## wip/garnet
// main
module main(clk, buttons, init_cells, leds, rgb, cols, rows);
export LEC_CHECK = 0
export CAP_MARGIN = 20
export CORE_MARGIN = 2
export CORE_UTILIZATION = 72
export CTS_CLUSTER_DIAMETER = 80
export CTS_CLUSTER_SIZE = 42
export SETUP_SLACK_MARGIN = 0.78
export SLEW_MARGIN = 20
create_clock -name core_clock -period 3.24 [get_ports {clk}]
run.sh (not shown) runs the stock make flow with config.mk's settings and CLKGATE_MAP_FILE=.
wip/garnet is listed as incomplete: the tool reported an error in global routing (5_1_grt) and the run ended there.
--- input diff wip/garnet..wip/ember ---
Settings: clearing CTS_CLUSTER_SIZE, which used to be 42; clearing SETUP_SLACK_MARGIN, which used to be 0.78.
## What came out
Reported for wip/garnet and wip/ember, post-synthesis instance area turned out identical to the last digit. wip/ember -> wip/garnet: chip width delta 0, exact match. Per the comparison of wip/ember with wip/garnet, mean instance size in the synthesized netlist saw little to no change; half-perimeter wire length after placement saw a decrease; number of sinks handled by clock tree synthesis saw little to no change. Number of buffers added by the clock tree synthesis step: wip/garnet vs wip/ember identical. wip/ember finished all stages; the layout is clean. Relative to wip/garnet, weighted congestion at the end of routability-driven global placement has gone up in wip/ember. Re buffer count from post-CTS setup fixing: wip/garnet and wip/ember aren't equal, and the higher value belongs to wip/garnet.
Input-level comparison between wip/delta and wip/ember:
Settings: changing CORE_UTILIZATION from 72 to 66; removing CTS_CLUSTER_DIAMETER (formerly 80); setting PLACE_DENSITY to 0.6 for the first time; changing the clock period (ns, I/O delays scaled along) from 3.24 to 3.83.
Findings:
wip/delta went all the way through synthesis, placement and routing and the layout is clean on timing, DRC and antenna.
wip/ember: flow completed, timing, DRC and antenna clean
Per the comparison of wip/delta with wip/ember, minimum setup slack in the final design moved up; vertical die dimension moved up.
[inputs] wip/fjord vs wip/delta
Settings: setting SETUP_SLACK_MARGIN to 1.03 for the first time; changing CORE_UTILIZATION from 66 to 63; removing PLACE_DENSITY (formerly 0.6); changing the clock period (ns, I/O delays scaled along) from 3.83 to 3.77.
Notes after the runs:
Going from wip/delta to wip/fjord, synthesis-to-layout area growth shows an increase of 25 points; worst reg-to-reg path cell count shows an increase of 1.
Compare wip/fjord and wip/delta | cell resize tally after clock tree synthesis lower: wip/delta
CTS buffer count: wip/delta vs wip/fjord identical
Hold slack up 0.0054 ns in wip/fjord wrt wip/delta
Taking wip/delta as the reference, in wip/fjord critical path depth moved up; core utilization +13 points.
Compared with wip/delta, wip/fjord shows a higher clock skew.

========
## v17
Starting RTL as in the previous note.
// main
module main(clk, buttons, init_cells, leds, rgb, cols, rows);
parameter game_divider = 8;  
parameter display_divider = 2;  
parameter N = 8;  
parameter M = N + 2;  
initial if (N < 3) $error("N has to be >= 3 to make for interesting patterns.");
initial if (M !== (N+2)) $error("M must N+2=%d, not %d", N+2,M);  
input wire clk;
input wire [1:0] buttons;
logic rst; always_comb rst = buttons[0];  
input wire [N*N-1:0] init_cells;  
output logic [1:0] leds;
output logic [2:0] rgb;
output wire [N-1:0] cols;
output wire [N-1:0] rows;
logic [game_divider:0] game_counter;
logic [display_divider:0] display_counter;
logic rst_game; always_comb rst_game = buttons[0] | buttons[1];
logic step_game;
logic [$clog2(N):0] x;
wire [M*M-1:0] bordered_cells_q;  
wire [M*M-1:0] bordered_cells_d; 
logic [M*M-1:0] bordered_cells_0;  
logic [N*N-1:0] cells_q;  
logic [N*N-1:0] cells_0;  
always_comb begin : io_logic 
    leds[0] = buttons[0] ^ buttons[1];
    leds[1] = buttons[0] & buttons[1];
    rgb[0] = ~( buttons[0] & ~buttons[1]);
    rgb[1] = ~(~buttons[0] &  buttons[1]);
    rgb[2] = ~( buttons[0] &  buttons[1]);
end
led_array_driver #(.ROWS(N), .COLS(N), .N(N)) LED_DRIVER (
  .ena(1'b1),
  .cells(cells_q),
  .x(x),
  .rows(rows[N-1:0]),
  .cols(cols[N-1:0])
);
generate
  genvar r;
  for (r = 0; r < M; r = r + 1) begin : init_rows
    if ((r == 0) || (r == M-1)) begin : border_row
      always_comb bordered_cells_0[M*(r+1)-1:M*r] = 0;
    end else begin : inner_row
      always_comb bordered_cells_0[M*(r+1)-1:M*r] = {1'b0, init_cells[N*r-1:N*(r-1)], 1'b0};
    end
  end
endgenerate
function int cell_index(int i, int j);
  cell_index = M*j + i;
endfunction
generate
  genvar i;
  genvar j;
  for (i = 0; i < M; i = i + 1) begin : cells_x
    for (j = 0; j < M; j = j + 1) begin : cells_y
      if ( (i > 0) && (i < (M-1)) && (j > 0) && (j < (M-1)) ) begin
        conway_cell CELL(
          .clk(clk), .rst(rst_game), .ena(step_game),
          .neighbors({
  ...
make LEC_CHECK=0 CAP_MARGIN=10 CELL_PAD_IN_SITES_DETAIL_PLACEMENT=0 CORE_ASPECT_RATIO=0.97 CORE_MARGIN=2 CORE_UTILIZATION=72 CTS_CLUSTER_DIAMETER=232 CTS_CLUSTER_SIZE=15 HOLD_SLACK_MARGIN=-0.08 SETUP_SLACK_MARGIN=0.16 SLEW_MARGIN=20 finish   # period 2.97 ns
v17 did not finish; the tool stopped in global routing with error DPL-0038.
[inputs] v58 vs v17
Settings: clearing SETUP_SLACK_MARGIN, which used to be 0.16; swapping 72 for 65 in CORE_UTILIZATION; clearing CELL_PAD_IN_SITES_DETAIL_PLACEMENT, which used to be 0; clearing HOLD_SLACK_MARGIN, which used to be -0.08; clearing CTS_CLUSTER_DIAMETER, which used to be 232; clearing CORE_ASPECT_RATIO, which used to be 0.97; putting PLACE_DENSITY at 0.6 where nothing was set; swapping 10 for 20 in CAP_MARGIN; clearing CTS_CLUSTER_SIZE, which used to be 15; swapping 2.97 for 4.52 in the clock period (ns, I/O delays scaled along).
Findings:
Of v17 and v58, only v58 finishes the flow clean. Measured against each other, v17 and v58 differ in number of cells after detailed placement, the lower figure coming from v58. Measured against v17, the global placement routability congestion of v58 comes out at 0.935 times the reference value. Comparing v17 and v58, the lower starting density of the core was measured on v58. Compare v17 and v58 | number of placement rows higher: v58. Delta (v58 minus v17): cell area reported after detailed placement went down by 5.2%, setup slack after placement has increased, die area picked up an extra 10%, x dimension of the die higher.
[inputs] v44 vs v58
Settings: changing CORE_UTILIZATION from 65 to 64; removing PLACE_DENSITY (formerly 0.6); changing the clock period (ns, I/O delays scaled along) from 4.52 to 5.42.
Findings:
Per the comparison of v44 with v58, final standard cell area without fillers went down. Minimum setup slack in the final design sits higher in v44 than in v58.

========
## MS
main again, from the RTL that the note above started with.
clock: 2.94 ns
lec_check: 0
abc_area: 1
cap_margin: 20
core_margin: 2
core_utilization: 72
cts_cluster_diameter: 29
cts_cluster_size: 73
hold_slack_margin: 0.27
place_density_lb_addon: 0.02
setup_slack_margin: 0.57
slew_margin: 20
The flow ended early for MS: it failed with a tool error in 5_1_grt.
> inputs changed (MS -> TR)
- removing HOLD_SLACK_MARGIN (formerly 0.27)
- removing PLACE_DENSITY_LB_ADDON (formerly 0.02)
- removing CTS_CLUSTER_DIAMETER (formerly 29)
- removing CTS_CLUSTER_SIZE (formerly 73)
- removing SETUP_SLACK_MARGIN (formerly 0.57)
- removing ABC_AREA (formerly 1)
- changing CORE_UTILIZATION from 72 to 65
- changing the clock period (ns, I/O delays scaled along) from 2.94 to 5.4
## What came out
Of MS and TR, only MS never reached the final stage. MS → TR: placement-stage cell area went down about 2.7%, total cell area reported by yosys after synthesis went up by 0.49%, synthesized cell count now smaller.

========
## old
main again, from the RTL that the note above started with.
==> flow/config.mk <==
export PLATFORM = sky130hd
export DESIGN_NAME = main
export DESIGN_NICKNAME = main
export VERILOG_FILES = /design/flow/design.v
export SDC_FILE = /design/flow/constraint.sdc
export NUM_CORES = 4
export LEC_CHECK = 0
export CAP_MARGIN = 20
export CORE_MARGIN = 2
export CORE_UTILIZATION = 72
export CTS_CLUSTER_DIAMETER = 80
export CTS_CLUSTER_SIZE = 47
export SETUP_SLACK_MARGIN = 0.8
export SLEW_MARGIN = 20
==> flow/constraint.sdc <==
create_clock -name core_clock -period 3.24 [get_ports {clk}]
set_input_delay 0.6480 -clock core_clock [delete_from_list [all_inputs] [get_ports {clk}]]
set_output_delay 0.6480 -clock core_clock [all_outputs]
set_load 0.01 [all_outputs]
Status(old) = ERROR, stage = global routing (5_1_grt)
Setup changes, old to new
diff --git a/flow/config.mk b/flow/config.mk
--- a/flow/config.mk
+++ b/flow/config.mk
@@ -9,6 +9,4 @@
 export CORE_MARGIN = 2
-export CORE_UTILIZATION = 72
-export CTS_CLUSTER_DIAMETER = 80
-export CTS_CLUSTER_SIZE = 47
-export SETUP_SLACK_MARGIN = 0.8
+export CORE_UTILIZATION = 40
+export PLACE_DENSITY = 0.6
 export SLEW_MARGIN = 20
==> flow/constraint.sdc <==
create_clock -name core_clock -period 4.51 [get_ports {clk}]
set_input_delay 0.9020 -clock core_clock [delete_from_list [all_inputs] [get_ports {clk}]]
set_output_delay 0.9020 -clock core_clock [all_outputs]
set_load 0.01 [all_outputs]
==> results <==
new has completed all stages; timing, DRC and antenna checks passed. Comparing old and new, x dimension of the die is higher on new. NOTE final weighted congestion of routability-driven global placement old->new decreased by a few percent. Between old and new, initial core utilization decreased. Reported for old and new, synthesized area turned out identical to the last digit. Compared with old, new shows worst slack at placement higher by 0.72 ns.

========
Setup of v26:
main again, from the RTL that the note above started with.
clock: 7.65 ns
lec_check: 0
abc_area: 0
cap_margin: 35
core_margin: 9
core_utilization: 40
gpl_timing_driven: 1
place_density: 0.6
setup_slack_margin: -0.22
slew_margin: 20
v26: no failed stages, no open violations at the end
Modified inputs, v27 compared to v26
- a change of GPL_TIMING_DRIVEN from 1 to 0
- a change of CORE_MARGIN from 9 to 3
- an added MAX_ROUTING_LAYER of met5
- an added TNS_END_PERCENT of 25
- a change of the clock period (ns, I/O delays scaled along) from 7.65 to 6.49
==> results <==
- Per the comparison of v27 with v26, number of vias per cell moved up; sequential portion of the cell area level; setup slack moved down.
Input-level comparison between v51 and v27:
- a deleted ABC_AREA that had been 0
- a change of CORE_MARGIN from 3 to 2
- a deleted SETUP_SLACK_MARGIN that had been -0.22
- a deleted TNS_END_PERCENT that had been 25
- a deleted MAX_ROUTING_LAYER that had been met5
- a deleted GPL_TIMING_DRIVEN that had been 0
- an added CTS_CLUSTER_DIAMETER of 104
- a change of CAP_MARGIN from 35 to 20
- a change of CORE_UTILIZATION from 40 to 72
- a change of the clock period (ns, I/O delays scaled along) from 6.49 to 2.94
[summary]
| v51 | all stages done | FAIL | setup timing |. Diff v27 -> v51: largest net degree at the start of global routing increased by 29 relative to the old numbers; layout overhead on the synthesized area shows an increase of 13 points. Compared to v27, v51 leaves less free space in the core. Route | v51 vs v27 | wire longer in v51. Relative to v27, the met2 layer usage reported by global route of v51 is higher by 33 points. When v51 is measured against v27, its global-route wire length before repair turns out 4.8% higher.
[inputs] v55 vs v51
- CTS_CLUSTER_DIAMETER removed (was 104)
- CORE_UTILIZATION changed from 72 to 40
- the clock period (ns, I/O delays scaled along) changed from 2.94 to 7.0
## What came out
Every stage of the flow completed for v55, and the final layout passed the timing, design-rule and antenna checks. Compared with v51, v55 improves via count. Looking at data required time at the worst endpoint, v55 sits 2.54 ns higher than v51 does. Area occupied by multi-input gates, v55 vs v51: down by a few percent. Delta (v55 minus v51): cell area reported after detailed placement has decreased, critical path depth shows a reduction of 8, utilization has decreased, setup total negative slack rose 2.80 ns, number of multi-input combinational cells in the layout stayed essentially flat. v51 ended up with cells_x[5].cells_y[5].genblk1.CELL.state_q$_DFFE_PP_ as its critical path endpoint; v55 ended up with leds[0]. Cmp v55 and v51 / final worst slack / lower: v51. Buffering overhead, v55 and v51: lower on v55.

========
## job 8503
main again, from the RTL that the note above started with.
Settings: LEC_CHECK=0, CAP_MARGIN=5, CELL_PAD_IN_SITES_DETAIL_PLACEMENT=2, CELL_PAD_IN_SITES_GLOBAL_PLACEMENT=2, CORE_ASPECT_RATIO=0.6, CORE_MARGIN=4, CORE_UTILIZATION=29, GPL_ROUTABILITY_DRIVEN=0, GPL_TIMING_DRIVEN=0, HOLD_SLACK_MARGIN=0.2, MIN_ROUTING_LAYER=met2, PLACE_DENSITY_LB_ADDON=0.14, SETUP_SLACK_MARGIN=1.03, SLEW_MARGIN=35; clock period 6.76 ns.
Job 8503: no failed stages, no open violations at the end
The inputs of job 8706 differ from those of job 8503 as listed below.
Settings: CORE_UTILIZATION changed from 29 to 40; HOLD_SLACK_MARGIN removed (was 0.2); GPL_TIMING_DRIVEN removed (was 0); PLACE_DENSITY_LB_ADDON removed (was 0.14); CAP_MARGIN changed from 5 to 20; CELL_PAD_IN_SITES_GLOBAL_PLACEMENT removed (was 2); MIN_ROUTING_LAYER removed (was met2); CELL_PAD_IN_SITES_DETAIL_PLACEMENT removed (was 2); CORE_ASPECT_RATIO changed from 0.6 to 1.19; GPL_ROUTABILITY_DRIVEN removed (was 0); SLEW_MARGIN changed from 35 to 20; SETUP_SLACK_MARGIN removed (was 1.03); the clock period (ns, I/O delays scaled along) changed from 6.76 to 7.0.
Findings:
Changes observed in job 8706 relative to job 8503: via count shrank by about 30%; clock-buffer cell count shrank by 3; register clock-pin slew on the reported worst setup and hold paths held steady; clock network area share held steady. Of the two candidates, job 8503 has the worse routed wire length and job 8706 the better one. Taking job 8706 as 1.0, job 8503 lands at 1.4 on tap cell count.
diff inputs: job 8706 => job 6475
Settings: CTS_CLUSTER_SIZE now 98, previously not set; HOLD_SLACK_MARGIN now -0.07, previously not set; CELL_PAD_IN_SITES_GLOBAL_PLACEMENT now 3, previously not set; PLACE_DENSITY now 0.6, previously not set; CORE_MARGIN now 2, was 4; CTS_CLUSTER_DIAMETER now 284, previously not set; CORE_ASPECT_RATIO now 0.5, was 1.19.
==> comparison <==
The faster design of the two is job 8706; job 6475 tops out lower.
When job 6475 is set beside job 8706, its total global-route track usage turns out to be 2.7 points larger.
Taking job 8706 as the reference, in job 6475 fraction of the yosys area taken by sequential cells roughly the same, final HPWL from detailed placement higher, register-to-register slack lower, pin count of the biggest net entering global routing lower.
NOTE: number of non-clock buffers in job 6475 exceeds that of job 8706
From job 8706 to job 6475 the numbers moved as follows: area overhead of the layout relative to synthesis saw little to no change; shortest clock period the worst path allows after layout saw an increase.
In terms of count of nets after finishing, job 6475 and job 8706 differ only marginally.
The following lists how job 3693 was set up differently from job 6475:
Settings: changing CTS_CLUSTER_DIAMETER from 284 to 379; changing CTS_CLUSTER_SIZE from 98 to 13; changing SLEW_MARGIN from 20 to 0; removing PLACE_DENSITY (formerly 0.6); setting PLACE_DENSITY_LB_ADDON to 0.03 for the first time; setting SETUP_SLACK_MARGIN to 1.33 for the first time; changing HOLD_SLACK_MARGIN from -0.07 to -0.1; setting ABC_AREA to 1 for the first time; changing CELL_PAD_IN_SITES_GLOBAL_PLACEMENT from 3 to 2; setting TNS_END_PERCENT to 15 for the first time; changing CORE_ASPECT_RATIO from 0.5 to 1.19.
## What came out
- Job 3693: flow completed, timing, DRC and antenna clean
- In the reports for job 6475 and job 3693, the larger area fraction in mux cells belongs to job 6475.
- Post-synth area from yosys stat: job 3693 < job 6475
- The depth of the most critical reg-to-reg path of job 3693 is lower than that of job 6475.
- Synthesized area per cell went down by more than 10% going from job 6475 to job 3693.
- On number of tap cells added at floorplan, the higher figure sits with job 6475, not job 3693.
- Diff job 6475 -> job 3693 | die area | decrease of about 0.7%
- Proportion of synthesized chip area in sequential cells: job 6475 vs job 3693 — no meaningful difference
Input-level comparison between job 3899 and job 3693:
Settings: TNS_END_PERCENT removed (was 15); CORE_ASPECT_RATIO changed from 1.19 to 0.5; SETUP_SLACK_MARGIN changed from 1.33 to -0.69; CELL_PAD_IN_SITES_GLOBAL_PLACEMENT changed from 2 to 3.
--- outcome ---
In job 3899 the worst setup slack turned out 0.015 ns higher than in job 3693. Compared with job 3693, in job 3899 total of clock buffers placed in the layout +3; global-route usage +1.0 points; routed wire length +about 7.5%; total die area ~0 delta. In the metrics for job 3693 and job 3899, the one carrying the lower headroom to the max-slew limit is job 3899.
